// TM_ALU
module TM_ALU (
    input  wire        clk,
    input  wire        reset,
    input  wire [7:0]  AvgTxLen,
    input  wire [7:0]  InstExed,
    input  wire [7:0]  CurTxLen,
    output wire [7:0]  AvgTxLen_new,
    output wire [7:0]  InstExed_new
);
Size in the first run: ~1500 cells after synthesis, about 64 flip-flops, ~42 I/O pins, roughly 10000 sq um of cells after synthesis.
export LEC_CHECK = 0
export ABC_AREA = 1
export CAP_MARGIN = 0
export CORE_ASPECT_RATIO = 0.64
export CORE_MARGIN = 2
export CORE_UTILIZATION = 72
export CTS_CLUSTER_DIAMETER = 119
export CTS_CLUSTER_SIZE = 75
export HOLD_SLACK_MARGIN = 0.01
export PLACE_DENSITY_LB_ADDON = 0.09
export SLEW_MARGIN = 30
export TNS_END_PERCENT = 95
create_clock -name core_clock -period 28.7 [get_ports {clk}]
run.sh (not shown) runs the stock make flow with config.mk's settings and CLKGATE_MAP_FILE=.
The starting point produced a clean layout.
Change:
Settings changed: CAP_MARGIN 0 to 20, CORE_ASPECT_RATIO 0.64 to default, CTS_CLUSTER_DIAMETER 119 to default, CTS_CLUSTER_SIZE 75 to default, HOLD_SLACK_MARGIN 0.01 to default, PLACE_DENSITY from default to 0.4, PLACE_DENSITY_LB_ADDON 0.09 to default, SETUP_SLACK_MARGIN from default to -1.36, SLEW_MARGIN 30 to 20, TNS_END_PERCENT 95 to default.
Clock period 28.7 ns to 27.6 ns, I/O delays scaled along.
Sequential cell count stays the same.
Final area went down by 1.4%.
Fmax went up by 0.63%.
Worst setup slack got worse by 0.93 ns.
Worst hold slack got worse by 0.0050 ns.
Synthesized area stays the same.
Via count went down by 2.9%.
Change:
Settings changed: ABC_AREA 1 to default, CORE_UTILIZATION 72 to 58, PLACE_DENSITY 0.4 to default, SETUP_SLACK_MARGIN -1.36 to default.
Clock period 27.6 ns to 16.2 ns, I/O delays scaled along.
With this change the flow aborted during global routing (5_1_grt). Die area came out higher by about a fifth. Synthesized area came out lower by a few percent. Synthesized cell count drops by about a fifth.
Change:
Settings changed: CORE_UTILIZATION 58 to 50, SETUP_SLACK_MARGIN from default to 4.39.
What happened: The changed run produced a layout that fails on setup timing. Synthesized cell count is unchanged. Die area rose by 15%. Synthesized area is unchanged.
Change:
Settings changed: ABC_AREA from default to 1, CORE_UTILIZATION 50 to 72, CTS_CLUSTER_SIZE from default to 75, SETUP_SLACK_MARGIN 4.39 to 3.74.
Clock period 16.2 ns to 14.3 ns, I/O delays scaled along.
What happened:
- The new run ended with an error in clock tree synthesis (4_1_cts)
- synthesized cell count went up by a quarter to a third
- die area went down by a quarter to a third
- area after synthesis went up by a few percent
Change:
Settings changed: CTS_CLUSTER_SIZE 75 to default, SETUP_SLACK_MARGIN 3.74 to default.
Clock period 14.3 ns to 43.8 ns, I/O delays scaled along.
Effect: Now the flow finished with timing, DRC and antenna clean. Die size does not change. Synthesized area is unchanged. Synthesized cell count stays the same.

Starting RTL as in the previous note.
Settings: LEC_CHECK=0, ABC_AREA=1, CAP_MARGIN=35, CELL_PAD_IN_SITES_DETAIL_PLACEMENT=2, CELL_PAD_IN_SITES_GLOBAL_PLACEMENT=2, CORE_ASPECT_RATIO=0.6, CORE_MARGIN=6, CORE_UTILIZATION=40, CTS_CLUSTER_DIAMETER=98, SETUP_SLACK_MARGIN=-2.0, SLEW_MARGIN=25; clock period 40.7 ns.
The baseline produced a clean layout.
==> next run, changes <==
==> flow/config.mk (replaced) <==
export PLATFORM = sky130hd
export DESIGN_NAME = TM_ALU
export DESIGN_NICKNAME = TM_ALU
export VERILOG_FILES = /design/flow/design.v
export SDC_FILE = /design/flow/constraint.sdc
export NUM_CORES = 4
export LEC_CHECK = 0
export ABC_AREA = 1
export CAP_MARGIN = 0
export CORE_MARGIN = 5
export CORE_UTILIZATION = 70
export HOLD_SLACK_MARGIN = 0.06
export SETUP_SLACK_MARGIN = -2.0
export SLEW_MARGIN = 20
==> flow/constraint.sdc (replaced) <==
create_clock -name core_clock -period 30.0 [get_ports {clk}]
set_input_delay 6.0000 -clock core_clock [delete_from_list [all_inputs] [get_ports {clk}]]
set_output_delay 6.0000 -clock core_clock [all_outputs]
set_load 0.01 [all_outputs]
Outcome: The new run completed with no timing, DRC or antenna violations. Clock-buffer cell count went up by 3. Non-clock buffer count does not change. Worst setup slack loses 7.8 ns. Core utilization goes up by 32 points. Register-to-register slack got worse by 7.8 ns. Die size fell by 42%. Wire length goes down by 38%. First-iteration DRC count is higher by 15%. Cell area went down by 2.4%.

Starting RTL as in the previous note.
export LEC_CHECK = 0
export CAP_MARGIN = 20
export CORE_MARGIN = 2
export CORE_UTILIZATION = 71
export CTS_CLUSTER_DIAMETER = 37
export CTS_CLUSTER_SIZE = 22
export HOLD_SLACK_MARGIN = 0.29
export SETUP_SLACK_MARGIN = 4.06
export SLEW_MARGIN = 20
create_clock -name core_clock -period 16.3 [get_ports {clk}]
The baseline stopped in 3_5_place_dp.
Rerun with:
CORE_UTILIZATION = 40   (was 71)
CTS_CLUSTER_DIAMETER = default   (was 37)
CTS_CLUSTER_SIZE = default   (was 22)
HOLD_SLACK_MARGIN = default   (was 0.29)
SETUP_SLACK_MARGIN = default   (was 4.06)
clock period = 29.0 ns   (was 16.3 ns; I/O delays follow)
=> This time the run completed without violations. Synthesized cell count stays the same. Die area grows by 75%. Synthesized area is unchanged.
Rerun with:
ABC_AREA = 1   (was default)
CORE_UTILIZATION = 70   (was 40)
HOLD_SLACK_MARGIN = 0.3   (was default)
SETUP_SLACK_MARGIN = 3.74   (was default)
clock period = 14.3 ns   (was 29.0 ns; I/O delays follow)
Outcome:
- Now the flow stopped in 4_1_cts, error DPL-0038
- die size is lower by 40%
- synthesized cell count increases by 26%
- synthesized area goes up by 2.8%
Rerun with:
CORE_UTILIZATION = 58   (was 70)
HOLD_SLACK_MARGIN = default   (was 0.3)
SETUP_SLACK_MARGIN = default   (was 3.74)
clock period = 24.7 ns   (was 14.3 ns; I/O delays follow)
- Now the flow finished clean
- synthesized area stays the same
- die size came out higher by 20%
- synthesized cell count stays the same
